### flow/design.v
`timescale 1ns / 1ps
module dataReg #(parameter dataWidth=8)(
input i_clk,
input [dataWidth-1:0] i_data,
input i_data_valid,
output reg [dataWidth-1:0] o_data,
output reg o_data_valid
);
always @(posedge i_clk)
begin
    if(i_data_valid)
        o_data <= i_data;
    o_data_valid <= i_data_valid;
end
endmodule
`timescale 1ns / 1ps
module lineBuffer #(parameter dataWidth=8, imageWidth=512)(
input   i_clk,
input   [dataWidth-1:0] i_data,
input   i_data_valid,
output  [dataWidth-1:0] o_data,
output  o_data_valid
);
wire [dataWidth-1:0] w_data_out [imageWidth-1:0];
wire [imageWidth-1:0] w_data_valid;
assign o_data = w_data_out[imageWidth-1];
assign o_data_valid = w_data_valid[imageWidth-1];
generate
    genvar i;
    for(i=0;i<imageWidth;i=i+1)
    begin:loop
        if(i==0)
            dataReg #(.dataWidth(dataWidth))DR0(
                .i_clk(i_clk),
                .i_data(i_data),
                .i_data_valid(i_data_valid),
                .o_data(w_data_out[i]),
                .o_data_valid(w_data_valid[i])
            );
         else
            dataReg #(.dataWidth(dataWidth))DR(
                .i_clk(i_clk),
                .i_data(w_data_out[i-1]),
                .i_data_valid(i_data_valid),
                .o_data(w_data_out[i]),
                .o_data_valid(w_data_valid[i])
            );
    end
endgenerate
endmodule
`timescale 1ns / 1ps
module imageBuffer #(parameter dataWidth=1,kernelWidth=5,kernelHeight=5,imageWidth=256)(
input        i_clk,
input        i_rst,
input  [dataWidth-1:0] i_pixel_data,
input        i_pixel_data_valid,
output [kernelWidth*kernelHeight*dataWidth-1:0] o_data,
output       o_data_valid
);
integer counter;
integer outDataCounter;
reg data_valid_int;
always @(posedge i_clk)
if(i_rst)
begin
    counter <= 0;
    data_valid_int <= 1'b0;
end
else
begin
    if(i_pixel_data_valid & !data_valid_int)
        counter <= counter+1;
    else if(!i_pixel_data_valid & data_valid_int)
        counter <= counter-1;
    if(counter >= (((kernelHeight+1)/2)*imageWidth+(kernelWidth+1)/2))
        data_valid_int <= 1'b1;
    else
        data_valid_int <= 1'b0;
end
always @(posedge i_clk)
begin
    if(i_rst)
        outDataCounter <= 0;
    else if(outDataCounter==imageWidth-1 & data_valid_int)
        outDataCounter <= 0;
    else if(data_valid_int)
        outDataCounter <= outDataCounter+1;
end
assign o_data_valid = data_valid_int & (outDataCounter<imageWidth-kernelWidth+1);
wire [dataWidth-1:0] w_data_reg_out [kernelWidth*kernelHeight-1:0];
wire [kernelWidth*kernelHeight-1:0] w_data_reg_out_valid;
wire [dataWidth-1:0] line_buff_out [kernelHeight-2:0];
wire [kernelHeight-2:0] line_buff_out_valid;
generate
genvar i,j,k;
    for(i=kernelHeight-1;i>=0;i=i-1)
    begin:l1
        for(j=kernelWidth-1;j>=0;j=j-1)
        begin:l2
            for(k=0;k<dataWidth;k=k+1)
            begin:l3
                assign o_data[(kernelHeight-1-i)*kernelWidth*dataWidth+(kernelWidth-1-j)*dataWidth+k] = w_data_reg_out[i*kernelWidth+j][k];
            end
        end
    end
endgenerate
generate
    for(i=0;i<kernelHeight;i=i+1)
    begin:oloop
        for(j=0;j<kernelWidth;j=j+1)
        begin:iloop
            if(i==0&j==0)  
            begin
                dataReg #(.dataWidth(dataWidth))dR0(
                    .i_clk(i_clk),
                    .i_data(i_pixel_data),  
                    .i_data_valid(i_pixel_data_valid),
                    .o_data(w_data_reg_out[i*kernelWidth+j]),
                    .o_data_valid(w_data_reg_out_valid[i*kernelWidth+j])
                );
            end
            else if(j==0)  
            begin
                dataReg #(.dataWidth(dataWidth))dR1(
                    .i_clk(i_clk),
                    .i_data(line_buff_out[i-1]),  
                    .i_data_valid(i_pixel_data_valid),
                    .o_data(w_data_reg_out[i*kernelWidth+j]),
                    .o_data_valid(w_data_reg_out_valid[i*kernelWidth+j])
                );
            end
            else 
            begin
                dataReg #(.dataWidth(dataWidth))dR2(
                    .i_clk(i_clk),
                    .i_data(w_data_reg_out[i*kernelWidth+j-1]),  
                    .i_data_valid(i_pixel_data_valid),
                    .o_data(w_data_reg_out[i*kernelWidth+j]),
                    .o_data_valid(w_data_reg_out_valid[i*kernelWidth+j])
                );
            end
        end
    end
endgenerate
generate
    for(i=0;i<kernelHeight-1;i=i+1)
    begin:loop
        if(i==0)
        begin
            lineBuffer #(.dataWidth(dataWidth),.imageWidth(imageWidth-kernelWidth))lB0(
                .i_clk(i_clk),
                .i_data(w_data_reg_out[kernelWidth-1]),
                .i_data_valid(i_pixel_data_valid),
                .o_data(line_buff_out[i]),
                .o_data_valid(line_buff_out_valid[i])
            );
        end
        else
        begin
            lineBuffer #(.dataWidth(dataWidth),.imageWidth(imageWidth-kernelWidth))lB(
                .i_clk(i_clk),
                .i_data(w_data_reg_out[(i+1)*kernelWidth-1]),
                .i_data_valid(i_pixel_data_valid),
                .o_data(line_buff_out[i]),
                .o_data_valid(line_buff_out_valid[i])
            );        
        end
    end
endgenerate
endmodule
`timescale 1ns / 1ps
module imageBuffer2 #(parameter dataWidth=1,kernelWidth=2,kernelHeight=2,imageWidth=256)(
input        i_clk,
input        i_rst,
input  [dataWidth-1:0] i_pixel_data,
input        i_pixel_data_valid,
output [kernelWidth*kernelHeight*dataWidth-1:0] o_data,
output  reg  o_data_valid
);
integer counter;
always @(posedge i_clk)
if(i_rst)
begin
    counter <= 0;
    o_data_valid <= 1'b0;
end
else
begin
    if(i_pixel_data_valid & !o_data_valid)
        counter <= counter+1;
    else if(!i_pixel_data_valid & o_data_valid)
        counter <= counter-1;
    if(counter == (((kernelHeight)/2)*imageWidth+((kernelWidth)/2)) & i_pixel_data_valid)
        o_data_valid <= 1'b1;
    else if(counter > (((kernelHeight)/2)*imageWidth+(kernelWidth)/2))
        o_data_valid <= 1'b1;
    else
        o_data_valid <= 1'b0;
end
wire [dataWidth-1:0] w_data_reg_out [kernelWidth*kernelHeight-1:0];
wire [kernelWidth*kernelHeight-1:0] w_data_reg_out_valid;
wire [dataWidth-1:0] line_buff_out [kernelHeight-2:0];
wire [kernelHeight-2:0] line_buff_out_valid;
generate
genvar i,j,k;
    for(i=kernelHeight-1;i>=0;i=i-1)
    begin:l1
        for(j=kernelWidth-1;j>=0;j=j-1)
        begin:l2
            for(k=0;k<dataWidth;k=k+1)
            begin:l3
                assign o_data[(kernelHeight-1-i)*kernelWidth*dataWidth+(kernelWidth-1-j)*dataWidth+k] = w_data_reg_out[i*kernelWidth+j][k];
            end
        end
    end
endgenerate
generate
    for(i=0;i<kernelHeight;i=i+1)
    begin:oloop
        for(j=0;j<kernelWidth;j=j+1)
        begin:iloop
            if(i==0&j==0)  
            begin
                dataReg #(.dataWidth(dataWidth))dR0(
                    .i_clk(i_clk),
                    .i_data(i_pixel_data),  
                    .i_data_valid(i_pixel_data_valid),
                    .o_data(w_data_reg_out[i*kernelWidth+j]),
                    .o_data_valid(w_data_reg_out_valid[i*kernelWidth+j])
                );
            end
            else if(j==0)  
            begin
                dataReg #(.dataWidth(dataWidth))dR1(
                    .i_clk(i_clk),
                    .i_data(line_buff_out[i-1]),  
                    .i_data_valid(i_pixel_data_valid),
                    .o_data(w_data_reg_out[i*kernelWidth+j]),
                    .o_data_valid(w_data_reg_out_valid[i*kernelWidth+j])
                );
            end
            else 
            begin
                dataReg #(.dataWidth(dataWidth))dR2(
                    .i_clk(i_clk),
                    .i_data(w_data_reg_out[i*kernelWidth+j-1]),  
                    .i_data_valid(i_pixel_data_valid),
                    .o_data(w_data_reg_out[i*kernelWidth+j]),
                    .o_data_valid(w_data_reg_out_valid[i*kernelWidth+j])
                );
            end
        end
    end
endgenerate
generate
    for(i=0;i<kernelHeight-1;i=i+1)
    begin:loop
        if(i==0)
        begin
            lineBuffer #(.dataWidth(dataWidth),.imageWidth(imageWidth))lB0(
                .i_clk(i_clk),
                .i_data(i_pixel_data),
                .i_data_valid(i_pixel_data_valid),
                .o_data(line_buff_out[i]),
                .o_data_valid(line_buff_out_valid[i])
            );
        end
        else
        begin
            lineBuffer #(.dataWidth(dataWidth),.imageWidth(imageWidth))lB(
                .i_clk(i_clk),
                .i_data(line_buff_out[i-1]),
                .i_data_valid(i_pixel_data_valid),
                .o_data(line_buff_out[i]),
                .o_data_valid(line_buff_out_valid[i])
            );        
        end
    end
endgenerate
endmodule
`timescale 1ns / 1ps
module Convolution #(parameter ConvData=1)(
input i_clk,
input i_rst,
input i_data_valid,
input [71:0]i_data,
output reg o_data_valid,
output reg [23:0]o_data
    );
  integer i;
  reg [23:0] sum,mul;reg [23:0] BiasAdd,x;
  function [15:0] coeff;
    input integer n;
    case(n)
        0: coeff = 16'b1001011101000;
        1: coeff = 16'b1010001110000;
        2: coeff = 16'b111011010110;
        3: coeff = 16'b1100100101010;
        4: coeff = 16'b11111100;
        5: coeff = 16'b1001001111111;
        6: coeff = 16'b1100011011100;
        7: coeff = 16'b110010000000;
        8: coeff = 16'b1010010110010;
        9: coeff = 16'b1110111110101011;
        10: coeff = 16'b11100110000;
        11: coeff = 16'b1111011100111111;
        12: coeff = 16'b10101010010;
        13: coeff = 16'b1100100101011;
        14: coeff = 16'b101100111100;
        15: coeff = 16'b100001010000;
        16: coeff = 16'b111101000111;
        17: coeff = 16'b110011011000;
        18: coeff = 16'b1000100101000;
        19: coeff = 16'b10110111;
        20: coeff = 16'b1101011111000110;
        21: coeff = 16'b1001001010110;
        22: coeff = 16'b101110100001;
        23: coeff = 16'b1101101111101010;
        24: coeff = 16'b111001110000;
        25: coeff = 16'b1001111001100;
        26: coeff = 16'b1101111001111011;
        default: coeff = 16'b0;
    endcase
  endfunction
  function [23:0] bias;
    input integer n;
    case(n)
        0: bias = 24'b1011000100;
        1: bias = 24'b111111111011001001000010;
        2: bias = 24'b101000010000101;
        default: bias = 24'b0;
    endcase
  endfunction
wire [23:0] b_sel = bias(ConvData-1);
always@(posedge i_clk)
o_data_valid <= i_rst ? 1'b0 : i_data_valid;
always@(posedge i_clk)
begin
 sum = 0;x=0;
    for(i=9*(ConvData-1);i<(9*ConvData);i=i+1)
    begin
        mul = $signed(i_data[(i-(9*(ConvData-1)))*8+:8])*$signed(coeff(i));
        x=$signed(x)+$signed(mul);             
    end
    sum =  $signed(x);
    BiasAdd <= $signed(sum) + $signed(b_sel); 
         if(!b_sel[23] &!sum[23] & BiasAdd[23])  
               begin
                   o_data[23] <= 1'b0;
                   o_data[22:0] <= {23{1'b1}};
               end
           else if(b_sel[23] & sum[23] &  !BiasAdd[23])  
               begin
                   o_data[23] <= 1'b1;
                   o_data[22:0] <= {23{1'b0}};
               end
           else
                   o_data <= BiasAdd;
 end 
endmodule
`timescale 1ns / 1ps
module ReLu  #(parameter dataWidth=16,weightIntWidth=4) (
    input           clk,
    input           rst,
    input   [2*dataWidth-1:0]   ReLu_Input,
    input relu_data_valid_In,
    output reg relu_data_valid_Out,
    output  reg [dataWidth+3:0]  out
);
always @(posedge clk)
begin
    relu_data_valid_Out <= rst ? 1'b0 : relu_data_valid_In;
    if($signed(ReLu_Input) >= 0)
    begin
        if(|ReLu_Input[2*dataWidth-1-:weightIntWidth+1])  
            out <= {1'b0,{(dataWidth+3){1'b1}}};  
        else
            out <= ReLu_Input[2*dataWidth-2-weightIntWidth-:dataWidth+4];
    end
    else 
        out <= 0;      
end
endmodule
`timescale 1ns / 1ps
module maxpoolLogic #(parameter imageWidth=256)(
input   i_clk,
input   i_reset_n,
input   i_data_valid,
output o_data_valid
    );
 reg count;
 integer pixelCounter;
 assign o_data_valid = (i_data_valid && (pixelCounter<26) && count);
 always @(posedge i_clk)
 if(!i_reset_n)
 begin
    pixelCounter <= 0;
    count <= 1'b0;
 end
 else
 begin
    if(i_data_valid && pixelCounter == (2*imageWidth-1))
        pixelCounter <= 0;
    else if(i_data_valid) begin
        pixelCounter <= pixelCounter + 1;
    end
    if(i_data_valid)
        count <= ~count;
 end
 endmodule
`timescale 1ns / 1ps
module maxPooler(
    input   i_clk,
    input   i_rst,
    input[63:0] i_data_MP,
    input i_data_valid_MP,
    output reg [15:0] out_data_MP,
    output out_data_valid
    );
    integer i;
    reg [15:0] largest;
    always @(posedge i_clk) begin
        if(i_data_valid_MP)begin
            largest = i_data_MP[15:0];
            for(i=0;i<4;i=i+1)
            begin
                if(i_data_MP[16*i +: 16] > largest)
                    largest = i_data_MP[i*16+:16];
            end
            out_data_MP <= largest;
        end
    end
 maxpoolLogic  #(.imageWidth(26)) MDL(
    .i_clk(i_clk),
    .i_reset_n(!i_rst),
    .i_data_valid(i_data_valid_MP),
    .o_data_valid(out_data_valid)
 );
endmodule
`timescale 1ns / 1ps
module Conv_ReLu_MaxPool #(parameter ConvKernel=1)
                           (input[71:0] inputData,
                           input inputValid,
                           input clk,
                           input rst,
                           output[15:0] MP_Out,
                           output MPOut_valid
    );
    wire out_data_valid;
    wire[71:0] out_data;
    wire data_conv_valid;
    wire[23:0] conv_data;
    wire relu_data_valid_Out;
    wire[15:0]relu_out;
    wire[63:0] Out;
    wire Out_valid;
    Convolution #(.ConvData(ConvKernel))conv (
    .i_clk(clk),
    .i_rst(rst),
    .i_data_valid(inputValid),
    .i_data(inputData),
    .o_data_valid(data_conv_valid),
    .o_data(conv_data)
        );
    ReLu  #(.dataWidth(12),.weightIntWidth(0)) ReLu 
        (.clk(clk), .rst(rst),
        .ReLu_Input(conv_data),
        .relu_data_valid_In(data_conv_valid),
        .relu_data_valid_Out(relu_data_valid_Out),
        .out(relu_out));
     imageBuffer2 #(.dataWidth(16),.kernelWidth(2),.kernelHeight(2),.imageWidth(26)) IB2 (
               . i_clk(clk),
               .i_rst(rst),
               .i_pixel_data(relu_out),
               .i_pixel_data_valid(relu_data_valid_Out),
               .o_data(Out), 
               .o_data_valid(Out_valid) 
             );
      maxPooler MP(
                 .i_clk(clk),
                 .i_rst(rst),
                 .i_data_MP(Out),
                 .i_data_valid_MP(Out_valid),
                 .out_data_MP(MP_Out),
                 .out_data_valid(MPOut_valid)
                 );
endmodule
`timescale 1ns / 1ps
module cnn_layer1 (
    input         clk,
    input         rst,
    input  [7:0]  pix_in,
    input         pix_valid,
    output [15:0] mp_out0,
    output        mp_valid0,
    output [15:0] mp_out1,
    output        mp_valid1,
    output [15:0] mp_out2,
    output        mp_valid2
);
    wire [71:0] win_data;
    wire        win_valid;
    imageBuffer #(.dataWidth(8),.kernelWidth(3),.kernelHeight(3),.imageWidth(28)) IB (
        .i_clk(clk),
        .i_rst(rst),
        .i_pixel_data(pix_in),
        .i_pixel_data_valid(pix_valid),
        .o_data(win_data),
        .o_data_valid(win_valid)
    );
    Conv_ReLu_MaxPool #(.ConvKernel(1)) CRM1 (
        .inputData(win_data), .inputValid(win_valid), .clk(clk), .rst(rst),
        .MP_Out(mp_out0), .MPOut_valid(mp_valid0));
    Conv_ReLu_MaxPool #(.ConvKernel(2)) CRM2 (
        .inputData(win_data), .inputValid(win_valid), .clk(clk), .rst(rst),
        .MP_Out(mp_out1), .MPOut_valid(mp_valid1));
    Conv_ReLu_MaxPool #(.ConvKernel(3)) CRM3 (
        .inputData(win_data), .inputValid(win_valid), .clk(clk), .rst(rst),
        .MP_Out(mp_out2), .MPOut_valid(mp_valid2));
endmodule
### flow/run.sh
#!/bin/bash
# the make line also repeats each setting of config.mk as NAME=value (left out here)
make -C /OpenROAD-flow-scripts/flow DESIGN_CONFIG=/design/flow/config.mk WORK_HOME=/design/flow/orfs CLKGATE_MAP_FILE= finish
### flow/config.mk
export PLATFORM = sky130hd
export DESIGN_NAME = cnn_layer1
export DESIGN_NICKNAME = cnn_layer1
export VERILOG_FILES = /design/flow/design.v
export SDC_FILE = /design/flow/constraint.sdc
export NUM_CORES = 4
export LEC_CHECK = 0
export CAP_MARGIN = 20
export CORE_MARGIN = 2
export CORE_UTILIZATION = 40
export PLACE_DENSITY = 0.6
export SLEW_MARGIN = 20
### flow/constraint.sdc
create_clock -name core_clock -period 11.0 [get_ports {clk}]
set_input_delay 2.2000 -clock core_clock [delete_from_list [all_inputs] [get_ports {clk}]]
set_output_delay 2.2000 -clock core_clock [all_outputs]
set_load 0.01 [all_outputs]
==> results of run 1 <==
timing repair:
item                       4_1_cts  5_1_grt
setup endpoints to repair       23       64
pin swaps                        4       47
buffers inserted                 1       10
hold endpoints to repair         0        0
resized                         14      122
metal layers:
metal  vias to the layer above  part of all wire (%)  GRT usage (%)
met5                         -                     0              0
met4                         0                   3.7           6.59
met3                       482                   5.1           3.03
met2                      1480                    45           30.3
met1                     39439                    47           27.8
li1                      37172                     -              -
metrics by stage:
step | setup WS (ns) | hold slack [ns]
2_1_floorplan | -2.49 | 0.386
3_3_place_gp | -0.467 | 0.391
3_5_place_dp | -0.412 | 0.389
4_1_cts | 0.0172 | 0.335
5_1_grt | -0.0282 | 0.339
6_report | 0.347 | 0.360
area by class of cell:
type	instances	area [sq um]
fill	30269	183000
multi-input combinational	6181	64400
sequential	2279	64300
inverter	1966	7390
clock buffer	305	6470
tap	4515	5650
timing repair buffer	570	4500
clock inverter	139	1550
antenna	2	5.00
==> impl_metrics.py, run 1 <==
# Physical implementation metrics
metrics = {
    "outcome": {
        "outcome": "finished clean",
    },
    "drt": {
        "wl_per_cell_um": 20.8,
        "via_per_inst": 4.92,
        "drc_errors": 0,
        "wl_mm": 332,
        "initialDrtViolationCount": 5362,
        "final_antenna_net_count": 0,
        "vias": 78573,
        "dr.pass1.iters": 6,
    },
    "final_timing": {
        "finalHoldViolCount": 0,
        "period_used_pct": 96.8,
        "worstMarginPinSlew_ns": 1.17,
        "max_freq_ghz": 0.0939,
        "setup_tns_ns": 0,
        "period_needed_ns": 10.65,
        "slew_headroom_pct": 20.9,
        "finalMaxSlewViolations": 0,
        "final-setup-viol-count": 0,
        "finalClockSkew_ns": 0.0856,
    },
    "logic_synthesis": {
        "area_leaders": "edfxtp_1 (41%), fa_1 (17%), ha_1 (14%)",
        "synth_seq_share_pct": 47.4,
        "yosys_warnings": 12,
        "netlist_top_cells_count": "inv_1 (1,964), edfxtp_1 (1,864), ha_1 (1,466)",
        "synthXorXnorAreaFrac_pct": 3.74,
        "largest_area_cell": "edfxtp_1",
        "synth_dominant_cell_count": "inv_1",
        "avgSynthCellArea_sq_um": 12.9,
        "postSynthCellCount": 10521,
        "mux_area_share_pct": 1.40,
        "syn_area_sq_mm": 0.136,
        "yosys.area.top_type_share_pct": 41.3,
        "ys_cells": 10521,
        "synthesis.nets": 13121,
        "yosys_register_bits": 2279,
        "edf_count": 1864,
        "ys_sh_aoi_pct": 5.79,
        "synth_cell_types": 97,
        "ff_type": "edfxtp_1",
        "postSynth.asyncResetShare_pct": 0,
        "topCombFamilyByArea": "adder cells",
        "simple_gate_area_share_pct": 5.83,
        "yosys-stat-area_sq_mm": 0.136,
        "adder_share_pct": 30.1,
    },
    "critical_path": {
        "cp_num_cells": 39,
        "worst-path-buf-inv": 10,
        "crit_path_max_fanout": 3,
        "timing.critical_path.mode_cell": "fa_1",
        "slowest_delay_ns": 0.61,
        "start_kind": "register",
        "r2r-start": "IB.oloop[1].iloop[2].genblk1.genblk1.dR2.o_data[5]",
        "cpMaxStageDelayCell": "fa_1",
        "rr_worst_depth": 39,
        "crit_start": "IB.oloop[1].iloop[2].genblk1.genblk1.dR2.o_data[5]",
        "endpoint_kind": "register",
        "crit_end": "CRM3.conv.BiasAdd[23]",
        "r2r_end": "CRM3.conv.BiasAdd[23]",
        "cp.required_ns": 11.84,
        "r2r_slack_ns": 0.35,
        "critical_path_class": "reg -> reg",
        "worstPathArrival_ns": 11.49,
        "cp_top_family": "adder cells",
    },
    "layout": {
        "postLayoutCoreUtil_pct": 45.8,
        "areaGrowthSynthToFinish_pct": 13.8,
        "nets": 13838,
        "instances_no_fill": 15957,
        "stdcell_area_sq_mm": 0.154,
    },
    "min_path": {
        "min_from": "CRM1.ReLu.out[2]",
        "holdPathStages": 0,
        "hold_path_class": "reg -> reg",
    },
    "job": {
        "max-cap-violations": 0,
        "warnings": 140,
    },
    "floorplanning": {
        "die_area_sq_mm": 0.344,
        "fp.dieH_um": 586,
        "core_area_sq_mm": 0.337,
        "die_x_um": 586,
        "rows": 213,
        "pin_count": 62,
        "initCoreUtil_pct": 40.2,
    },
    "cts": {
        "h-tree-depth": 4,
        "cts_tree": "built",
        "root_buffer": "clkbuf_16",
        "worst_skew_pair.late_latency_ns": 0.95,
        "cts_hold_buf": 0,
        "clock-sinks": 2279,
        "clockBufferDepth": 4,
        "path_clk_slew_ns": 0.07,
        "numCtsBuffers": 240,
    },
    "place": {
        "dp_hpwl_mm": 265,
        "dpl_cell_area_sq_mm": 0.146,
        "dp.cells": 15500,
        "portBuffers": 61,
        "routabilityCongestion": 0.983,
    },
    "global_routing": {
        "track_usage_pct": 19.5,
        "globalRouteOverflowTotal": 0,
        "antenna_found_initial": 7,
        "grt_pass1_wl_mm": 502,
        "grt_pass1_vias": 81969,
        "grt_max_degree": 157,
    },
}
==> run 2: changes to the inputs <==
CELL_PAD_IN_SITES_DETAIL_PLACEMENT = 2   (was unset)
CTS_CLUSTER_DIAMETER = 204   (was unset)
HOLD_SLACK_MARGIN = 0.09   (was unset)
SLEW_MARGIN = 10   (was 20)
TNS_END_PERCENT = 55   (was unset)
clock period = 14.0 ns   (was 11.0 ns; I/O delays follow)
==> impl_metrics.py, run 2 <==
# Physical implementation metrics
metrics = {
    "critical_path": {
        "r2r_end": "CRM3.conv.o_data[21]",
        "cp.required_ns": 14.75,
        "r2r-start": "IB.oloop[2].iloop[0].genblk1.genblk1.dR1.o_data[1]",
        "cp_num_cells": 37,
        "cpMaxStageDelayCell": "ha_1",
        "crit_path_max_fanout": 16,
        "crit_start": "IB.oloop[2].iloop[0].genblk1.genblk1.dR1.o_data[1]",
        "cp_top_family": "adder cells",
        "timing.critical_path.mode_cell": "fa_1",
        "endpoint_kind": "register",
        "worst-path-buf-inv": 10,
        "r2r_slack_ns": 0.19,
        "start_kind": "register",
        "slowest_delay_ns": 0.83,
        "worstPathArrival_ns": 14.56,
        "critical_path_class": "reg -> reg",
        "rr_worst_depth": 37,
        "crit_end": "CRM3.conv.o_data[21]",
    },
    "drt": {
        "final_antenna_net_count": 0,
        "initialDrtViolationCount": 6944,
        "dr.pass1.iters": 8,
        "vias": 86319,
        "wl_per_cell_um": 30.8,
        "via_per_inst": 5.53,
        "drc_errors": 0,
        "wl_mm": 480,
    },
    "min_path": {
        "min_from": "CRM1.ReLu.out[0]",
        "holdPathStages": 0,
        "hold_path_class": "reg -> reg",
    },
    "floorplanning": {
        "core_area_sq_mm": 0.337,
        "fp.dieH_um": 586,
        "initCoreUtil_pct": 40.2,
        "die_area_sq_mm": 0.344,
        "rows": 213,
        "pin_count": 62,
        "die_x_um": 586,
    },
    "layout": {
        "instances_no_fill": 15605,
        "areaGrowthSynthToFinish_pct": 11.6,
        "nets": 13473,
    },
    "global_routing": {
        "antenna_found_initial": 28,
        "track_usage_pct": 28.0,
        "globalRouteOverflowTotal": 0,
        "grt_pass1_vias": 100435,
        "grt_pass1_wl_mm": 699,
        "grt_max_degree": 196,
    },
    "logic_synthesis": {
        "ys_cells": 10521,
        "ys_sh_aoi_pct": 5.79,
        "netlist_top_cells_count": "inv_1 (1,964), edfxtp_1 (1,864), ha_1 (1,466)",
        "yosys.area.top_type_share_pct": 41.3,
        "largest_area_cell": "edfxtp_1",
        "synthXorXnorAreaFrac_pct": 3.74,
        "yosys_register_bits": 2279,
        "postSynthCellCount": 10521,
        "ff_type": "edfxtp_1",
        "mux_area_share_pct": 1.40,
        "synth_seq_share_pct": 47.4,
        "avgSynthCellArea_sq_um": 12.9,
        "adder_share_pct": 30.1,
        "synthesis.nets": 13121,
        "synth_dominant_cell_count": "inv_1",
        "synth_cell_types": 97,
        "topCombFamilyByArea": "adder cells",
        "syn_area_sq_mm": 0.136,
        "area_leaders": "edfxtp_1 (41%), fa_1 (17%), ha_1 (14%)",
        "yosys_warnings": 12,
        "postSynth.asyncResetShare_pct": 0,
        "yosys-stat-area_sq_mm": 0.136,
        "simple_gate_area_share_pct": 5.83,
        "edf_count": 1864,
    },
    "outcome": {
        "outcome": "finished clean",
    },
    "final_timing": {
        "finalHoldViolCount": 0,
        "finalClockSkew_ns": 0.0758,
        "final-setup-viol-count": 0,
        "period_needed_ns": 13.81,
        "worstMarginPinSlew_ns": 1.28,
        "setup_tns_ns": 0,
        "finalMaxSlewViolations": 0,
        "max_freq_ghz": 0.0724,
        "rsz0062_at_grt": "no",
        "period_used_pct": 98.6,
        "slew_headroom_pct": 14.2,
    },
    "cts": {
        "h-tree-depth": 5,
        "root_buffer": "clkbuf_16",
        "worst_skew_pair.late_latency_ns": 0.94,
        "clockBufferDepth": 4,
        "clock-sinks": 2279,
        "cts_tree": "built",
        "path_clk_slew_ns": 0.07,
        "numCtsBuffers": 268,
    },
    "place": {
        "dp.cells": 15107,
        "dp_hpwl_mm": 360,
        "portBuffers": 61,
        "routabilityCongestion": 1.01,
    },
    "job": {
        "warnings": 151,
        "max-cap-violations": 0,
    },
}
-- run 2: per-stage QoR --
| stage | util [%] | instance area (sq um) | worst slack [ns] | hold slack, ns |
|---|---|---|---|---|
| 2_1_floorplan | - | 136000 | 0.489 | 0.386 |
| 3_3_place_gp | 42.2 | 142000 | 1.68 | 0.391 |
| 3_5_place_dp | 42.2 | 142000 | 0.731 | 0.390 |
| 4_1_cts | 44.8 | 151000 | 0.476 | 0.378 |
| 5_1_grt | 44.9 | 151000 | 0.00496 | 0.375 |
| 6_report | 44.9 | 151000 | 0.190 | 0.378 |
-- run 2: timing repair --
| action | in CTS | in global routing |
|---|---|---|
| hold buffers | 0 | 0 |
| hold endpoints to repair | 0 | 0 |
| resized | 0 | 2 |
| buffers inserted | 0 | 0 |
| setup endpoints to repair | 0 | 17 |
-- run 2: layout make-up --
| cell class | instances | area [sq um] |
|---|---|---|
| Tap cell | 4515 | 5650 |
| Sequential cell | 2279 | 64300 |
| Clock inverter | 117 | 1290 |
| Multi-Input combinational cell | 6181 | 63600 |
| Fill cell | 32981 | 186000 |
| Inverter | 1966 | 7380 |
| Clock buffer | 363 | 7460 |
| Timing Repair Buffer | 177 | 1620 |
| Antenna cell | 7 | 17.5 |
-- run 2: routing by layer --
layer | track usage, % | up-vias | share of wire, %
met4 | 17.2 | 12 | 7.1
met3 | 5.64 | 1510 | 6.6
li1 | - | 36398 | -
met5 | 0 | - | 0.016
met1 | 32.3 | 45146 | 37
met2 | 47.9 | 3253 | 49
==> run 3: changes to the inputs <==
CELL_PAD_IN_SITES_DETAIL_PLACEMENT = unset   (was 2)
CORE_ASPECT_RATIO = 0.53   (was unset)
CORE_UTILIZATION = 70   (was 40)
CTS_CLUSTER_DIAMETER = unset   (was 204)
CTS_CLUSTER_SIZE = 39   (was unset)
HOLD_SLACK_MARGIN = unset   (was 0.09)
PLACE_DENSITY = unset   (was 0.6)
PLACE_DENSITY_LB_ADDON = 0.0   (was unset)
SETUP_SLACK_MARGIN = 1.99   (was unset)
SLEW_MARGIN = 20   (was 10)
TNS_END_PERCENT = unset   (was 55)
clock period = 6.92 ns   (was 14.0 ns; I/O delays follow)
==> impl_metrics.py, run 3 <==
# Physical implementation metrics
metrics = {
    "logic_synthesis": {
        "topCombFamilyByArea": "adder cells",
        "syn_area_sq_mm": 0.136,
        "synthesis.nets": 13121,
        "yosys.area.top_type_share_pct": 41.3,
        "avgSynthCellArea_sq_um": 12.9,
        "netlist_top_cells_count": "inv_1 (1,964), edfxtp_1 (1,864), ha_1 (1,466)",
        "ff_type": "edfxtp_1",
        "adder_share_pct": 30.1,
        "mux_area_share_pct": 1.40,
        "synth_cell_types": 97,
        "synth_seq_share_pct": 47.4,
        "ys_sh_aoi_pct": 5.79,
        "synth_dominant_cell_count": "inv_1",
        "postSynth.asyncResetShare_pct": 0,
        "yosys_register_bits": 2279,
        "largest_area_cell": "edfxtp_1",
        "postSynthCellCount": 10521,
        "area_leaders": "edfxtp_1 (41%), fa_1 (17%), ha_1 (14%)",
        "synthXorXnorAreaFrac_pct": 3.74,
        "simple_gate_area_share_pct": 5.83,
        "yosys-stat-area_sq_mm": 0.136,
        "yosys_warnings": 12,
        "ys_cells": 10521,
        "edf_count": 1864,
    },
    "global_routing": {
        "globalRouteOverflowTotal": 5789,
        "track_usage_pct": 80.7,
    },
    "place": {
        "dp_hpwl_mm": 352,
        "dpl_cell_area_sq_mm": 0.152,
        "routabilityCongestion": 1.16,
        "portBuffers": 61,
    },
    "cts": {
        "numCtsBuffers": 195,
        "clockBufferDepth": 4,
        "root_buffer": "clkbuf_16",
        "clock-sinks": 2279,
        "h-tree-depth": 4,
    },
    "floorplanning": {
        "die_x_um": 609,
        "pin_count": 62,
        "die_area_sq_mm": 0.197,
        "core_area_sq_mm": 0.192,
        "initCoreUtil_pct": 70.6,
        "rows": 117,
        "fp.dieH_um": 324,
    },
    "outcome": {
        "stop_stage": "5_1_grt",
        "toolErrorMsg": "[ERROR GRT-0116] Global routing finished with congestion. Check the congestion regions in the DRC Viewer.",
        "outcome": "aborted with a tool error",
    },
}
## run 3: stage by stage
stage               instances  worst slack, ns  util [%]
global placement        14557            -4.48      78.9
detailed placement      14557            -4.46      78.9
floorplan               10521            -6.57         -
CTS                     15078            -3.81      85.4
## run 3: repair_timing
| item | CTS |
|---|---|
| gates resized | 1026 |
| setup buffers | 160 |
| endpoints found under the setup margin | 151 |
| pin swaps | 440 |
| cloned | 5 |
| hold buffers | 0 |
## run 3: routing by layer
metal	overflow	track usage [%]
met5	130	54.0
met4	614	61.7
met3	1523	73.9
met2	1560	90.1
met1	1962	87.3
==> run 4: changes to the inputs <==
CELL_PAD_IN_SITES_DETAIL_PLACEMENT = 1   (was unset)
CORE_ASPECT_RATIO = unset   (was 0.53)
CORE_MARGIN = 7   (was 2)
CORE_UTILIZATION = 32   (was 70)
CTS_CLUSTER_DIAMETER = 148   (was unset)
CTS_CLUSTER_SIZE = unset   (was 39)
GPL_ROUTABILITY_DRIVEN = 1   (was unset)
PLACE_DENSITY_LB_ADDON = unset   (was 0.0)
SETUP_SLACK_MARGIN = -1.02   (was 1.99)
SLEW_MARGIN = 25   (was 20)
TNS_END_PERCENT = 30   (was unset)
clock period = 16.6 ns   (was 6.92 ns; I/O delays follow)
==> impl_metrics.py, run 4 <==
# Physical implementation metrics
metrics = {
    "place": {
        "routabilityCongestion": 1.00,
        "dp_hpwl_mm": 268,
        "portBuffers": 61,
    },
    "logic_synthesis": {
        "edf_count": 1864,
        "synthesis.nets": 13121,
        "yosys-stat-area_sq_mm": 0.136,
        "synth_cell_types": 97,
        "yosys_register_bits": 2279,
        "synthXorXnorAreaFrac_pct": 3.74,
        "postSynth.asyncResetShare_pct": 0,
        "synth_seq_share_pct": 47.4,
        "synth_dominant_cell_count": "inv_1",
        "topCombFamilyByArea": "adder cells",
        "avgSynthCellArea_sq_um": 12.9,
        "postSynthCellCount": 10521,
        "largest_area_cell": "edfxtp_1",
        "netlist_top_cells_count": "inv_1 (1,964), edfxtp_1 (1,864), ha_1 (1,466)",
        "syn_area_sq_mm": 0.136,
        "mux_area_share_pct": 1.40,
        "ys_sh_aoi_pct": 5.79,
        "yosys.area.top_type_share_pct": 41.3,
        "yosys_warnings": 12,
        "ys_cells": 10521,
        "adder_share_pct": 30.1,
        "simple_gate_area_share_pct": 5.83,
        "ff_type": "edfxtp_1",
        "area_leaders": "edfxtp_1 (41%), fa_1 (17%), ha_1 (14%)",
    },
    "critical_path": {
        "cp_num_cells": 42,
        "slowest_delay_ns": 0.84,
        "worst-path-buf-inv": 9,
        "crit_path_max_fanout": 16,
        "critical_path_class": "reg -> reg",
        "r2r-start": "IB.oloop[1].iloop[0].genblk1.genblk1.dR1.o_data[1]",
        "timing.critical_path.mode_cell": "fa_1",
        "endpoint_kind": "register",
        "start_kind": "register",
        "r2r_end": "CRM2.conv.o_data[9]",
        "cpMaxStageDelayCell": "edfxtp_1",
        "crit_start": "IB.oloop[1].iloop[0].genblk1.genblk1.dR1.o_data[1]",
        "rr_worst_depth": 42,
        "cp.required_ns": 17.39,
        "worstPathArrival_ns": 13.79,
        "r2r_slack_ns": 3.61,
        "crit_end": "CRM2.conv.o_data[9]",
        "cp_top_family": "adder cells",
    },
    "final_timing": {
        "finalMaxSlewViolations": 0,
        "max_freq_ghz": 0.0770,
        "finalClockSkew_ns": 0.108,
        "setup_tns_ns": 0,
        "period_used_pct": 78.3,
        "finalHoldViolCount": 0,
        "slew_headroom_pct": 20.5,
        "final-setup-viol-count": 0,
        "rsz0062_at_grt": "no",
        "worstMarginPinSlew_ns": 1.18,
        "period_needed_ns": 12.99,
    },
    "floorplanning": {
        "die_area_sq_mm": 0.442,
        "die_x_um": 665,
        "initCoreUtil_pct": 32.2,
        "rows": 238,
        "fp.dieH_um": 665,
        "pin_count": 62,
        "core_area_sq_mm": 0.421,
    },
    "global_routing": {
        "antenna_found_initial": 15,
        "globalRouteOverflowTotal": 0,
        "grt_pass1_wl_mm": 522,
        "grt_pass1_vias": 84939,
        "track_usage_pct": 15.3,
        "grt_max_degree": 201,
    },
    "cts": {
        "worst_skew_pair.late_latency_ns": 0.98,
        "cts_setup_buffers": 0,
        "numCtsBuffers": 239,
        "root_buffer": "clkbuf_16",
        "clockBufferDepth": 4,
        "cts_tree": "built",
        "clock-sinks": 2279,
        "post_cts_resize_count": 0,
        "path_clk_slew_ns": 0.08,
        "h-tree-depth": 4,
        "cts_hold_buf": 0,
    },
    "drt": {
        "initialDrtViolationCount": 5246,
        "wl_mm": 342,
        "final_antenna_net_count": 0,
        "vias": 78665,
        "drc_errors": 0,
        "via_per_inst": 4.72,
        "dr.pass1.iters": 5,
        "wl_per_cell_um": 20.5,
    },
    "job": {
        "warnings": 155,
        "max-cap-violations": 0,
    },
    "min_path": {
        "hold_path_class": "reg -> reg",
        "holdPathStages": 0,
    },
    "layout": {
        "postLayoutCoreUtil_pct": 36.1,
        "logic_area_sq_mm": 0.0637,
        "flop_area_sq_mm": 0.0643,
        "areaGrowthSynthToFinish_pct": 12.0,
        "nets": 13425,
        "num-fill-cells": 44939,
    },
    "outcome": {
        "outcome": "finished clean",
    },
}
[run 4: layout make-up]
type,count,area share [%]
Timing Repair Buffer,158,0.944
Sequential cell,2279,42.3
Tap cell,5640,4.65
Clock inverter,155,1.07
Antenna cell,3,0.00494
Clock buffer,294,4.19
Multi-Input combinational cell,6181,41.9
Inverter,1966,4.86
[run 4: through the flow]
| step | std cells | hold slack (ns) | setup WS (ns) | area [sq um] |
|---|---|---|---|---|
| final | 16676 | 0.356 | 3.61 | 152000 |
| after global routing | 16674 | 0.359 | 2.98 | 152000 |
| after CTS | 16672 | 0.356 | 3.62 | 152000 |
| after detailed placement | 16223 | 0.391 | 3.87 | 144000 |
| after global placement | 16222 | 0.387 | 3.97 | 144000 |
| after floorplan | 10521 | 0.386 | 3.09 | 136000 |
[run 4: layer usage]
metal  up-vias  GRT usage [%]  share of wire (%)
met5         -              0             0.0079
met4         4           5.73                4.3
met3       591           2.94                6.1
met2      1566           24.4                 45
met1     40151           20.8                 45
li1      36353              -                  -
==> run 5: changes to the inputs <==
CELL_PAD_IN_SITES_DETAIL_PLACEMENT = unset   (was 1)
CORE_MARGIN = 2   (was 7)
CORE_UTILIZATION = 40   (was 32)
CTS_CLUSTER_DIAMETER = unset   (was 148)
GPL_ROUTABILITY_DRIVEN = unset   (was 1)
PLACE_DENSITY = 0.6   (was unset)
SETUP_SLACK_MARGIN = unset   (was -1.02)
SLEW_MARGIN = 20   (was 25)
TNS_END_PERCENT = unset   (was 30)
clock period = 14.0 ns   (was 16.6 ns; I/O delays follow)
==> impl_metrics.py, run 5 <==
# Physical implementation metrics
metrics = {
    "cts": {
        "cts_setup_buffers": 0,
        "worst_skew_pair.late_latency_ns": 0.94,
        "clock-sinks": 2279,
        "h-tree-depth": 4,
        "root_buffer": "clkbuf_16",
        "path_clk_slew_ns": 0.07,
        "cts_tree": "built",
        "cts_hold_buf": 0,
        "clockBufferDepth": 4,
        "post_cts_resize_count": 0,
        "numCtsBuffers": 239,
    },
    "drt": {
        "vias": 77948,
        "final_antenna_net_count": 0,
        "via_per_inst": 5.01,
        "dr.pass1.iters": 8,
        "wl_mm": 326,
        "wl_per_cell_um": 21.0,
        "initialDrtViolationCount": 6011,
        "drc_errors": 0,
    },
    "global_routing": {
        "track_usage_pct": 19.2,
        "globalRouteOverflowTotal": 0,
        "grt_pass1_wl_mm": 497,
        "antenna_found_initial": 16,
        "grt_pass1_vias": 80704,
        "grt_max_degree": 196,
    },
    "logic_synthesis": {
        "yosys_register_bits": 2279,
        "synth_cell_types": 97,
        "largest_area_cell": "edfxtp_1",
        "simple_gate_area_share_pct": 5.83,
        "yosys-stat-area_sq_mm": 0.136,
        "netlist_top_cells_count": "inv_1 (1,964), edfxtp_1 (1,864), ha_1 (1,466)",
        "synth_dominant_cell_count": "inv_1",
        "adder_share_pct": 30.1,
        "avgSynthCellArea_sq_um": 12.9,
        "topCombFamilyByArea": "adder cells",
        "ys_cells": 10521,
        "ff_type": "edfxtp_1",
        "postSynthCellCount": 10521,
        "yosys.area.top_type_share_pct": 41.3,
        "ys_sh_aoi_pct": 5.79,
        "yosys_warnings": 12,
        "area_leaders": "edfxtp_1 (41%), fa_1 (17%), ha_1 (14%)",
        "synth_seq_share_pct": 47.4,
        "syn_area_sq_mm": 0.136,
        "synthesis.nets": 13121,
        "synthXorXnorAreaFrac_pct": 3.74,
        "edf_count": 1864,
        "postSynth.asyncResetShare_pct": 0,
        "mux_area_share_pct": 1.40,
    },
    "critical_path": {
        "worstPathArrival_ns": 13.23,
        "r2r-start": "IB.oloop[1].iloop[0].genblk1.genblk1.dR1.o_data[3]",
        "critical_path_class": "reg -> reg",
        "crit_end": "CRM2.conv.o_data[8]",
        "timing.critical_path.mode_cell": "fa_1",
        "worst-path-buf-inv": 9,
        "r2r_slack_ns": 1.52,
        "cpMaxStageDelayCell": "edfxtp_1",
        "start_kind": "register",
        "endpoint_kind": "register",
        "rr_worst_depth": 42,
        "cp_top_family": "adder cells",
        "crit_path_max_fanout": 16,
        "cp_num_cells": 42,
        "slowest_delay_ns": 0.66,
        "cp.required_ns": 14.75,
        "r2r_end": "CRM2.conv.o_data[8]",
        "crit_start": "IB.oloop[1].iloop[0].genblk1.genblk1.dR1.o_data[3]",
    },
    "floorplanning": {
        "die_x_um": 586,
        "rows": 213,
        "fp.dieH_um": 586,
        "die_area_sq_mm": 0.344,
        "core_area_sq_mm": 0.337,
        "pin_count": 62,
        "initCoreUtil_pct": 40.2,
    },
    "final_timing": {
        "slew_headroom_pct": 9.34,
        "setup_tns_ns": 0,
        "finalHoldViolCount": 0,
        "rsz0062_at_grt": "no",
        "period_needed_ns": 12.48,
        "finalMaxSlewViolations": 0,
        "max_freq_ghz": 0.0801,
        "worstMarginPinSlew_ns": 1.36,
        "period_used_pct": 89.1,
        "finalClockSkew_ns": 0.0952,
        "final-setup-viol-count": 0,
    },
    "min_path": {
        "hold_path_class": "reg -> reg",
        "holdPathStages": 0,
    },
    "place": {
        "dp_hpwl_mm": 255,
        "portBuffers": 61,
        "routabilityCongestion": 1.01,
    },
    "layout": {
        "nets": 13431,
        "areaGrowthSynthToFinish_pct": 10.8,
        "postLayoutCoreUtil_pct": 44.6,
    },
    "job": {
        "max-cap-violations": 0,
        "warnings": 149,
    },
    "outcome": {
        "outcome": "finished clean",
    },
}
## run 5: final cells by class
cell class | instances | area, sq um
fillers | 30407 | 187000
flip-flops and latches | 2279 | 64300
multi-input cells | 6181 | 63700
inverters | 1966 | 7380
clock buffers | 317 | 6440
well taps | 4515 | 5650
repair buffers | 164 | 1460
clock inverters | 125 | 1430
diodes | 3 | 7.51
## run 5: routing by layer
layer  track usage (%)  wire length [um]  up-vias
met1              27.5            151000    39415
met3              3.86             20800      497
met5                 0                28        -
li1                  -                 -    36341
met2              29.1            143000     1691
met4              6.41             12000        4
## run 5: stage by stage
step	cell area [sq um]	hold slack [ns]	instances	setup WS (ns)
after floorplan	136000	0.386	10521	0.489
after global placement	142000	0.391	15101	1.68
after detailed placement	142000	0.389	15103	1.63
after CTS	150000	0.315	15545	1.53
after global routing	150000	0.320	15548	0.905
final	150000	0.329	15550	1.52
==> run 6: changes to the inputs <==
CELL_PAD_IN_SITES_DETAIL_PLACEMENT = 2   (was unset)
SLEW_MARGIN = 10   (was 20)
TNS_END_PERCENT = 80   (was unset)
==> impl_metrics.py, run 6 <==
# Physical implementation metrics
metrics = {
    "critical_path": {
        "rr_worst_depth": 37,
        "crit_start": "IB.oloop[2].iloop[0].genblk1.genblk1.dR1.o_data[1]",
        "cp_top_family": "adder cells",
        "r2r-start": "IB.oloop[2].iloop[0].genblk1.genblk1.dR1.o_data[1]",
        "worstPathArrival_ns": 14.56,
        "r2r_end": "CRM3.conv.o_data[21]",
        "cpMaxStageDelayCell": "ha_1",
        "r2r_slack_ns": 0.19,
        "crit_path_max_fanout": 16,
        "timing.critical_path.mode_cell": "fa_1",
        "slowest_delay_ns": 0.83,
        "start_kind": "register",
        "worst-path-buf-inv": 10,
        "critical_path_class": "reg -> reg",
        "cp.required_ns": 14.75,
        "crit_end": "CRM3.conv.o_data[21]",
        "cp_num_cells": 37,
        "endpoint_kind": "register",
    },
    "drt": {
        "drc_errors": 0,
        "vias": 86319,
        "wl_mm": 480,
        "dr.pass1.iters": 8,
        "via_per_inst": 5.53,
        "initialDrtViolationCount": 6944,
        "wl_per_cell_um": 30.8,
        "final_antenna_net_count": 0,
    },
    "outcome": {
        "outcome": "finished clean",
    },
    "logic_synthesis": {
        "simple_gate_area_share_pct": 5.83,
        "synthesis.nets": 13121,
        "mux_area_share_pct": 1.40,
        "adder_share_pct": 30.1,
        "postSynthCellCount": 10521,
        "synth_seq_share_pct": 47.4,
        "postSynth.asyncResetShare_pct": 0,
        "netlist_top_cells_count": "inv_1 (1,964), edfxtp_1 (1,864), ha_1 (1,466)",
        "yosys_register_bits": 2279,
        "topCombFamilyByArea": "adder cells",
        "avgSynthCellArea_sq_um": 12.9,
        "area_leaders": "edfxtp_1 (41%), fa_1 (17%), ha_1 (14%)",
        "synthXorXnorAreaFrac_pct": 3.74,
        "ys_sh_aoi_pct": 5.79,
        "synth_dominant_cell_count": "inv_1",
        "yosys_warnings": 12,
        "largest_area_cell": "edfxtp_1",
        "yosys.area.top_type_share_pct": 41.3,
        "ff_type": "edfxtp_1",
        "ys_cells": 10521,
        "synth_cell_types": 97,
        "yosys-stat-area_sq_mm": 0.136,
        "syn_area_sq_mm": 0.136,
        "edf_count": 1864,
    },
    "final_timing": {
        "setup_tns_ns": 0,
        "worstMarginPinSlew_ns": 1.28,
        "final-setup-viol-count": 0,
        "slew_headroom_pct": 14.2,
        "finalClockSkew_ns": 0.0758,
        "period_used_pct": 98.6,
        "finalHoldViolCount": 0,
        "period_needed_ns": 13.81,
        "finalMaxSlewViolations": 0,
        "rsz0062_at_grt": "no",
        "max_freq_ghz": 0.0724,
    },
    "layout": {
        "areaGrowthSynthToFinish_pct": 11.6,
        "num-fill-cells": 32981,
        "instances_no_fill": 15605,
        "nets": 13473,
    },
    "cts": {
        "h-tree-depth": 5,
        "worst_skew_pair.late_latency_ns": 0.94,
        "clock-sinks": 2279,
        "numCtsBuffers": 268,
        "cts_setup_buffers": 0,
        "root_buffer": "clkbuf_16",
        "clockBufferDepth": 4,
        "cts_tree": "built",
        "path_clk_slew_ns": 0.07,
    },
    "global_routing": {
        "antenna_found_initial": 28,
        "grt_max_degree": 196,
        "grt_pass1_vias": 100435,
        "grt_pass1_wl_mm": 699,
        "globalRouteOverflowTotal": 0,
        "track_usage_pct": 28.0,
    },
    "place": {
        "dp_hpwl_mm": 360,
        "portBuffers": 61,
        "routabilityCongestion": 1.01,
        "dp.cells": 15107,
    },
    "floorplanning": {
        "initCoreUtil_pct": 40.2,
        "die_x_um": 586,
        "die_area_sq_mm": 0.344,
        "pin_count": 62,
        "fp.dieH_um": 586,
        "core_area_sq_mm": 0.337,
        "rows": 213,
    },
    "min_path": {
        "holdPathStages": 0,
        "hold_path_class": "reg -> reg",
        "min_from": "CRM1.ReLu.out[0]",
    },
    "job": {
        "max-cap-violations": 0,
        "warnings": 151,
    },
}
==> run 6: final cells by class <==
cell class              instances  area (sq um)  area share [%]
multi-input cells            6181         63600            42.1
clock buffers                 363          7460            4.93
clock inverters               117          1290           0.850
well taps                    4515          5650            3.73
diodes                          7          17.5          0.0116
inverters                    1966          7380            4.88
repair buffers                177          1620            1.07
flip-flops and latches       2279         64300            42.5
==> run 6: routing by layer <==
layer / GRT usage, % / part of all wire (%)
met5: 0 / 0.016
met3: 5.64 / 6.6
met2: 47.9 / 49
met1: 32.3 / 37
met4: 17.2 / 7.1
==> run 6: through the flow <==
| stage | util [%] | area (sq um) | hold slack [ns] | setup slack [ns] |
|---|---|---|---|---|
| CTS | 44.8 | 151000 | 0.378 | 0.476 |
| detailed placement | 42.2 | 142000 | 0.390 | 0.731 |
| global route | 44.9 | 151000 | 0.375 | 0.00496 |
| global placement | 42.2 | 142000 | 0.391 | 1.68 |
| finish | 44.9 | 151000 | 0.378 | 0.190 |
| floorplan | - | 136000 | 0.386 | 0.489 |
==> run 6: what timing repair did <==
item,4_1_cts,5_1_grt
hold buffers,0,0
endpoints found under the setup margin,0,17
resized,0,2
==> run 7: changes to the inputs <==
CAP_MARGIN = 5   (was 20)
CELL_PAD_IN_SITES_DETAIL_PLACEMENT = unset   (was 2)
CORE_UTILIZATION = 72   (was 40)
CTS_CLUSTER_DIAMETER = 376   (was unset)
CTS_CLUSTER_SIZE = 39   (was unset)
PLACE_DENSITY = unset   (was 0.6)
PLACE_DENSITY_LB_ADDON = 0.0   (was unset)
SETUP_SLACK_MARGIN = 0.07   (was unset)
SLEW_MARGIN = 20   (was 10)
TNS_END_PERCENT = unset   (was 80)
clock period = 7.84 ns   (was 14.0 ns; I/O delays follow)
==> impl_metrics.py, run 7 <==
# Physical implementation metrics
metrics = {
    "floorplanning": {
        "fp.dieH_um": 438,
        "core_area_sq_mm": 0.187,
        "die_x_um": 438,
        "pin_count": 62,
        "rows": 159,
        "initCoreUtil_pct": 72.4,
        "die_area_sq_mm": 0.192,
    },
    "logic_synthesis": {
        "largest_area_cell": "edfxtp_1",
        "postSynthCellCount": 10521,
        "synthesis.nets": 13121,
        "yosys_register_bits": 2279,
        "yosys.area.top_type_share_pct": 41.3,
        "adder_share_pct": 30.1,
        "ys_sh_aoi_pct": 5.79,
        "synth_seq_share_pct": 47.4,
        "netlist_top_cells_count": "inv_1 (1,964), edfxtp_1 (1,864), ha_1 (1,466)",
        "simple_gate_area_share_pct": 5.83,
        "ys_cells": 10521,
        "topCombFamilyByArea": "adder cells",
        "yosys_warnings": 12,
        "syn_area_sq_mm": 0.136,
        "yosys-stat-area_sq_mm": 0.136,
        "synthXorXnorAreaFrac_pct": 3.74,
        "synth_cell_types": 97,
        "postSynth.asyncResetShare_pct": 0,
        "ff_type": "edfxtp_1",
        "mux_area_share_pct": 1.40,
        "synth_dominant_cell_count": "inv_1",
        "avgSynthCellArea_sq_um": 12.9,
        "edf_count": 1864,
        "area_leaders": "edfxtp_1 (41%), fa_1 (17%), ha_1 (14%)",
    },
    "global_routing": {
        "globalRouteOverflowTotal": 3,
        "track_usage_pct": 58.9,
    },
    "outcome": {
        "toolErrorMsg": "[ERROR GRT-0232] Routing congestion too high. Check the congestion heatmap in the GUI.",
        "outcome": "aborted with a tool error",
        "stop_stage": "5_1_grt",
    },
    "cts": {
        "h-tree-depth": 3,
        "clockBufferDepth": 3,
        "numCtsBuffers": 68,
        "clock-sinks": 2279,
        "root_buffer": "clkbuf_16",
    },
    "place": {
        "portBuffers": 61,
        "routabilityCongestion": 1.08,
        "pre_cts_slack_ns": -3.83,
        "dp_hpwl_mm": 310,
    },
}
run 7: repair_timing:
action | CTS
hold endpoints to repair | 0
gates cloned | 6
pin swaps | 406
gates resized | 760
setup buffers | 171
endpoints found under the setup margin | 147
hold buffers | 0
run 7: metal layers:
layer / global-route usage, % / GRT overflow
met4: 50.4 / 2
met1: 63.3 / 0
met5: 21.2 / 1
met2: 79.1 / 0
met3: 36.3 / 0
run 7: stage by stage:
stage	cell area, sq um	hold WS [ns]	std cells	setup TNS (ns)
2_1_floorplan	136000	0.386	10521	-3570.22
3_3_place_gp	150000	0.388	14345	-243.84
3_5_place_dp	150000	0.389	14345	-278.23
4_1_cts	156000	0.396	14617	-209.96
==> run 8: changes to the inputs <==
CAP_MARGIN = 20   (was 5)
CORE_ASPECT_RATIO = 0.53   (was unset)
CORE_UTILIZATION = 71   (was 72)
CTS_CLUSTER_DIAMETER = 32   (was 376)
CTS_CLUSTER_SIZE = 18   (was 39)
GPL_TIMING_DRIVEN = 1   (was unset)
MAX_ROUTING_LAYER = met4   (was unset)
MIN_ROUTING_LAYER = met1   (was unset)
PLACE_DENSITY_LB_ADDON = 0.01   (was 0.0)
SETUP_SLACK_MARGIN = 2.61   (was 0.07)
SLEW_MARGIN = 35   (was 20)
clock period = 11.7 ns   (was 7.84 ns; I/O delays follow)
==> impl_metrics.py, run 8 <==
# Physical implementation metrics
metrics = {
    "outcome": {
        "outcome": "aborted with a tool error",
        "stop_stage": "5_1_grt",
        "toolErrorMsg": "[ERROR GRT-0232] Routing congestion too high. Check the congestion heatmap in the GUI.",
    },
    "cts": {
        "clock-sinks": 2279,
        "clockBufferDepth": 4,
        "cts_hold_buf": 0,
        "root_buffer": "clkbuf_16",
        "h-tree-depth": 4,
        "numCtsBuffers": 231,
    },
    "place": {
        "dp_hpwl_mm": 334,
        "portBuffers": 61,
        "routabilityCongestion": 1.14,
        "dp.cells": 13369,
    },
    "floorplanning": {
        "pin_count": 62,
        "die_area_sq_mm": 0.195,
        "core_area_sq_mm": 0.189,
        "die_x_um": 604,
        "initCoreUtil_pct": 71.7,
        "fp.dieH_um": 322,
        "rows": 116,
    },
    "logic_synthesis": {
        "ys_sh_aoi_pct": 5.79,
        "yosys_register_bits": 2279,
        "edf_count": 1864,
        "synth_dominant_cell_count": "inv_1",
        "synth_cell_types": 97,
        "postSynthCellCount": 10521,
        "simple_gate_area_share_pct": 5.83,
        "topCombFamilyByArea": "adder cells",
        "yosys.area.top_type_share_pct": 41.3,
        "adder_share_pct": 30.1,
        "area_leaders": "edfxtp_1 (41%), fa_1 (17%), ha_1 (14%)",
        "largest_area_cell": "edfxtp_1",
        "netlist_top_cells_count": "inv_1 (1,964), edfxtp_1 (1,864), ha_1 (1,466)",
        "syn_area_sq_mm": 0.136,
        "yosys_warnings": 12,
        "yosys-stat-area_sq_mm": 0.136,
        "mux_area_share_pct": 1.40,
        "ys_cells": 10521,
        "synthXorXnorAreaFrac_pct": 3.74,
        "ff_type": "edfxtp_1",
        "synthesis.nets": 13121,
        "avgSynthCellArea_sq_um": 12.9,
        "synth_seq_share_pct": 47.4,
        "postSynth.asyncResetShare_pct": 0,
    },
    "global_routing": {
        "globalRouteOverflowTotal": 5,
        "track_usage_pct": 64.8,
    },
}
==> run 8: repair_timing <==
action / 4_1_cts
gates resized: 416
pin swaps: 192
gates cloned: 2
setup endpoints to repair: 95
buffers inserted: 140
==> run 8: routing by layer <==
layer  GRT usage, %  GRT overflow
met1           71.9             0
met2           75.2             1
met3           54.1             1
met4           43.2             3
met5              -             -
==> run 8: through the flow <==
step	util [%]	instance area (sq um)	setup WS, ns
2_1_floorplan	-	136000	-1.79
3_3_place_gp	75.1	142000	0.250
3_5_place_dp	75.2	142000	0.0929
4_1_cts	80.9	153000	0.989
==> run 9: changes to the inputs <==
ABC_AREA = 1   (was unset)
CORE_ASPECT_RATIO = unset   (was 0.53)
CORE_UTILIZATION = 72   (was 71)
CTS_CLUSTER_DIAMETER = 393   (was 32)
CTS_CLUSTER_SIZE = 98   (was 18)
GPL_TIMING_DRIVEN = unset   (was 1)
MAX_ROUTING_LAYER = unset   (was met4)
MIN_ROUTING_LAYER = unset   (was met1)
PLACE_DENSITY = 0.42   (was unset)
PLACE_DENSITY_LB_ADDON = unset   (was 0.01)
SETUP_SLACK_MARGIN = unset   (was 2.61)
SLEW_MARGIN = 20   (was 35)
TNS_END_PERCENT = 45   (was unset)
clock period = 5.88 ns   (was 11.7 ns; I/O delays follow)
==> impl_metrics.py, run 9 <==
# Physical implementation metrics
metrics = {
    "logic_synthesis": {
        "yosys-stat-area_sq_mm": 0.141,
        "yosys.area.top_type_share_pct": 39.6,
        "edf_count": 1864,
        "largest_area_cell": "edfxtp_1",
        "postSynthCellCount": 12795,
        "ff_type": "edfxtp_1",
        "ys_cells": 12795,
        "syn_area_sq_mm": 0.141,
        "postSynth.asyncResetShare_pct": 0,
        "simple_gate_area_share_pct": 10.5,
        "topCombFamilyByArea": "adder cells",
        "synth_cell_types": 69,
        "synthXorXnorAreaFrac_pct": 2.69,
        "mux_area_share_pct": 0,
        "synth_seq_share_pct": 45.4,
        "synthesis.nets": 15395,
        "netlist_top_cells_count": "inv_1 (2,790), edfxtp_1 (1,864), nand2_1 (1,646)",
        "adder_share_pct": 28.9,
        "yosys_register_bits": 2279,
        "synth_dominant_cell_count": "inv_1",
        "area_leaders": "edfxtp_1 (40%), fa_1 (16%), ha_1 (13%)",
        "yosys_warnings": 12,
        "ys_sh_aoi_pct": 4.84,
        "avgSynthCellArea_sq_um": 11.1,
    },
    "place": {
        "portBuffers": 61,
        "dp_hpwl_mm": 355,
        "routabilityCongestion": 1.12,
        "pre_cts_slack_ns": -4.76,
    },
    "floorplanning": {
        "rows": 162,
        "die_area_sq_mm": 0.200,
        "die_x_um": 447,
        "fp.dieH_um": 447,
        "initCoreUtil_pct": 72.5,
        "pin_count": 62,
        "core_area_sq_mm": 0.195,
    },
    "outcome": {
        "toolErrorMsg": "[ERROR GRT-0232] Routing congestion too high. Check the congestion heatmap in the GUI.",
        "stop_stage": "5_1_grt",
        "outcome": "aborted with a tool error",
    },
    "cts": {
        "numCtsBuffers": 27,
        "clock-sinks": 2279,
        "clockBufferDepth": 3,
        "h-tree-depth": 1,
        "root_buffer": "clkbuf_16",
        "cts_hold_buf": 0,
    },
    "global_routing": {
        "track_usage_pct": 61.0,
        "globalRouteOverflowTotal": 62,
    },
}
run 9: routing by layer:
metal	global-route usage [%]	GRT overflow
met5	27.7	2
met4	52.6	33
met3	40.9	8
met2	80.7	19
met1	63.6	0
run 9: through the flow:
step | cells | hold slack, ns | instance area, sq um
after detailed placement | 16969 | 0.389 | 157000
after CTS | 17139 | 0.415 | 163000
after floorplan | 12795 | 0.379 | 141000
after global placement | 16969 | 0.385 | 157000
run 9: what timing repair did:
action	in CTS
pin swaps	554
buffers inserted	135
setup endpoints to repair	150
cloned	2
resized	876
==> run 10: changes to the inputs <==
CELL_PAD_IN_SITES_DETAIL_PLACEMENT = 2   (was unset)
CELL_PAD_IN_SITES_GLOBAL_PLACEMENT = 3   (was unset)
CORE_ASPECT_RATIO = 0.83   (was unset)
CORE_MARGIN = 7   (was 2)
CORE_UTILIZATION = 20   (was 72)
CTS_CLUSTER_DIAMETER = 32   (was 393)
CTS_CLUSTER_SIZE = unset   (was 98)
GPL_TIMING_DRIVEN = 1   (was unset)
HOLD_SLACK_MARGIN = -0.04   (was unset)
MAX_ROUTING_LAYER = met5   (was unset)
MIN_ROUTING_LAYER = met2   (was unset)
PLACE_DENSITY = unset   (was 0.42)
PLACE_DENSITY_LB_ADDON = 0.01   (was unset)
SLEW_MARGIN = 35   (was 20)
TNS_END_PERCENT = unset   (was 45)
clock period = 19.1 ns   (was 5.88 ns; I/O delays follow)
==> impl_metrics.py, run 10 <==
# Physical implementation metrics
metrics = {
    "job": {
        "warnings": 149,
        "max-cap-violations": 0,
    },
    "logic_synthesis": {
        "synth_cell_types": 69,
        "ys_cells": 12795,
        "topCombFamilyByArea": "adder cells",
        "ys_sh_aoi_pct": 4.84,
        "synth_dominant_cell_count": "inv_1",
        "yosys.area.top_type_share_pct": 39.6,
        "postSynthCellCount": 12795,
        "mux_area_share_pct": 0,
        "synth_seq_share_pct": 45.4,
        "edf_count": 1864,
        "syn_area_sq_mm": 0.141,
        "area_leaders": "edfxtp_1 (40%), fa_1 (16%), ha_1 (13%)",
        "postSynth.asyncResetShare_pct": 0,
        "ff_type": "edfxtp_1",
        "adder_share_pct": 28.9,
        "yosys_warnings": 12,
        "simple_gate_area_share_pct": 10.5,
        "yosys-stat-area_sq_mm": 0.141,
        "synthXorXnorAreaFrac_pct": 2.69,
        "synthesis.nets": 15395,
        "netlist_top_cells_count": "inv_1 (2,790), edfxtp_1 (1,864), nand2_1 (1,646)",
    },
    "critical_path": {
        "cpMaxStageDelayCell": "edfxtp_1",
        "cp.required_ns": 20.02,
        "endpoint_kind": "register",
        "slowest_delay_ns": 0.79,
        "crit_path_max_fanout": 16,
        "cp_num_cells": 43,
        "crit_end": "CRM3.conv.o_data[20]",
        "start_kind": "register",
        "critical_path_class": "reg -> reg",
        "rr_worst_depth": 43,
        "worstPathArrival_ns": 13.47,
        "crit_start": "IB.oloop[2].iloop[0].genblk1.genblk1.dR1.o_data[1]",
        "r2r_end": "CRM3.conv.o_data[20]",
        "r2r_slack_ns": 6.55,
    },
    "final_timing": {
        "rsz0062_at_grt": "no",
        "period_used_pct": 65.7,
        "max_freq_ghz": 0.0797,
        "whs_ns": 0.339,
        "setup_tns_ns": 0,
        "period_needed_ns": 12.55,
        "finalClockSkew_ns": 0.112,
        "slew_headroom_pct": 21.9,
        "final-setup-viol-count": 0,
        "finalMaxSlewViolations": 0,
        "worstMarginPinSlew_ns": 1.16,
    },
    "outcome": {
        "outcome": "finished clean",
    },
    "global_routing": {
        "grt_pass1_vias": 164371,
        "grt_pass1_wl_mm": 823,
        "track_usage_pct": 23.7,
        "grt_max_degree": 184,
        "globalRouteOverflowTotal": 0,
        "antenna_found_initial": 110,
    },
    "cts": {
        "clock-sinks": 2279,
        "clockBufferDepth": 4,
        "numCtsBuffers": 588,
        "cts_hold_buf": 0,
        "cts_tree": "built",
        "post_cts_resize_count": 0,
        "worst_skew_pair.late_latency_ns": 1.09,
        "root_buffer": "clkbuf_16",
        "cts_setup_buffers": 0,
        "h-tree-depth": 6,
    },
    "floorplanning": {
        "fp.dieH_um": 780,
        "rows": 281,
        "core_area_sq_mm": 0.705,
        "initCoreUtil_pct": 20.1,
        "pin_count": 62,
        "die_area_sq_mm": 0.731,
    },
    "place": {
        "portBuffers": 61,
        "dp_hpwl_mm": 466,
        "routabilityCongestion": 0.927,
    },
    "drt": {
        "wl_per_cell_um": 24.9,
        "final_antenna_net_count": 0,
        "drc_errors": 0,
        "wl_mm": 586,
        "dr.pass1.iters": 5,
        "via_per_inst": 5.44,
        "initialDrtViolationCount": 9359,
        "vias": 127871,
    },
    "layout": {
        "num-fill-cells": 76759,
        "postLayoutCoreUtil_pct": 25.1,
        "nets": 16099,
    },
    "min_path": {
        "holdPathStages": 2,
        "hold_path_class": "reg -> reg",
        "min_from": "CRM2.conv.o_data[19]",
    },
}
[run 10: stage by stage]
stage                     std cells  setup slack, ns  instance area (sq um)
after floorplan               12795             6.53                 141000
after global placement        22241             6.75                 154000
after detailed placement      22242             6.69                 155000
after CTS                     23325             6.59                 176000
after global routing          23439             5.65                 177000
final                         23517             6.55                 177000
[run 10: area by class of cell]
class	instances	area [sq um]	share of cell area [%]
inverter	2807	10500	5.97
multi-input combinational	7622	66800	37.8
timing repair buffer	201	1840	1.04
clock buffer	675	15200	8.61
sequential	2279	64300	36.4
clock inverter	408	5920	3.35
antenna	186	465	0.263
tap	9339	11700	6.61
[run 10: routing by layer]
metal | global-route usage [%] | routed length [um]
met1 | - | 0
met2 | 24.7 | 279000
met3 | 37.2 | 286000
met4 | 2.73 | 13800
met5 | 8.63 | 6940
